## harbor
Design ALUUnit, start of the top module:
module ALUUnit(clock, ALUOp, funct, a, b, result, zero, carryOut);
Settings: LEC_CHECK=0, CAP_MARGIN=20, CORE_MARGIN=2, CORE_UTILIZATION=72, CTS_CLUSTER_SIZE=100, HOLD_SLACK_MARGIN=0.29, MAX_ROUTING_LAYER=met4, PLACE_DENSITY_LB_ADDON=0.14, SETUP_SLACK_MARGIN=0.77, SLEW_MARGIN=20; clock period 2.73 ns.
run.sh (not shown) runs the stock make flow with config.mk's settings and CLKGATE_MAP_FILE=.
As the logs show, harbor stopped at detailed placement (3_5_place_dp) after a tool error, so it never reached the end of the flow.
Edits applied to the flow inputs when going from harbor to sierra:
==> flow/config.mk <==
export PLATFORM = sky130hd
export DESIGN_NAME = ALUUnit
export DESIGN_NICKNAME = ALUUnit
export VERILOG_FILES = /design/flow/design.v
export SDC_FILE = /design/flow/constraint.sdc
export NUM_CORES = 4
export LEC_CHECK = 0
export CAP_MARGIN = 40
export CORE_MARGIN = 2
export CORE_UTILIZATION = 72
export CTS_CLUSTER_SIZE = 14
export HOLD_SLACK_MARGIN = 0.29
export MAX_ROUTING_LAYER = met4
export SETUP_SLACK_MARGIN = 0.37
export SLEW_MARGIN = 20
export TNS_END_PERCENT = 60
==> comparison <==
The flow ended early for sierra: it failed with a tool error in detailed placement (3_5_place_dp).
Die boundary width across sierra and harbor: no real change.
harbor -> sierra: total die size delta 0, exact match
From harbor to sierra, synthesized area did not move at all.
As far as proportion of synthesized area in mux cells is concerned, sierra and harbor perform about the same.
Reported for sierra and harbor, net count entering floorplan turned out identical to the last digit.
Changes in cedar relative to sierra:
==> flow/config.mk <==
export PLATFORM = sky130hd
export DESIGN_NAME = ALUUnit
export DESIGN_NICKNAME = ALUUnit
export VERILOG_FILES = /design/flow/design.v
export SDC_FILE = /design/flow/constraint.sdc
export NUM_CORES = 4
export LEC_CHECK = 0
export ABC_AREA = 1
export CAP_MARGIN = 0
export CORE_MARGIN = 7
export CORE_UTILIZATION = 72
export GPL_TIMING_DRIVEN = 1
export MAX_ROUTING_LAYER = met4
export SETUP_SLACK_MARGIN = 0.25
export SLEW_MARGIN = 20
export TNS_END_PERCENT = 10
==> flow/constraint.sdc <==
create_clock -name core_clock -period 4.69 [get_ports {clock}]
set_input_delay 0.9380 -clock core_clock [delete_from_list [all_inputs] [get_ports {clock}]]
set_output_delay 0.9380 -clock core_clock [all_outputs]
set_load 0.01 [all_outputs]
[summary]
- Between sierra and cedar, the flow reports number of different library cells in the post-synthesis netlist decreasing by more than half.
- Lower and-or/or-and share of the synthesized area was reported by cedar, not sierra.
- Cell count in the Yosys report: cedar higher than sierra
- Cmp cedar and sierra / die outline width / lower: sierra
- Between cedar and sierra, it is cedar whose synthesized area is higher, by 1600 sq um.
- cedar: all stages complete, timing, DRC and antenna checks passed
- cedar: synthesized instance count is 623 higher than what sierra reported.
- Die area | cedar > sierra
- sierra has higher synthesized-area fraction occupied by adder cells than cedar.
Input-level comparison between lagoon and cedar:
==> flow/config.mk <==
export PLATFORM = sky130hd
export DESIGN_NAME = ALUUnit
export DESIGN_NICKNAME = ALUUnit
export VERILOG_FILES = /design/flow/design.v
export SDC_FILE = /design/flow/constraint.sdc
export NUM_CORES = 4
export LEC_CHECK = 0
export ABC_AREA = 0
export CAP_MARGIN = 0
export CORE_MARGIN = 2
export CORE_UTILIZATION = 66
export CTS_CLUSTER_DIAMETER = 234
export GPL_TIMING_DRIVEN = 1
export MAX_ROUTING_LAYER = met4
export SLEW_MARGIN = 20
export TNS_END_PERCENT = 10
==> flow/constraint.sdc <==
create_clock -name core_clock -period 2.78 [get_ports {clock}]
set_input_delay 0.5560 -clock core_clock [delete_from_list [all_inputs] [get_ports {clock}]]
set_output_delay 0.5560 -clock core_clock [all_outputs]
set_load 0.01 [all_outputs]
## What came out
- lagoon | ERROR | clock tree synthesis (4_1_cts)
- On total placed cells including tap cells, the higher figure sits with cedar, not lagoon.
- The lower die size of cedar and lagoon is in lagoon.
- Summary of lagoon over cedar: sequential element share of the synthesized area increased 5.3 points, compound-cell area share of the yosys netlist shows an increase of 22 points.
- Between cedar and lagoon, number of core rows decreased.
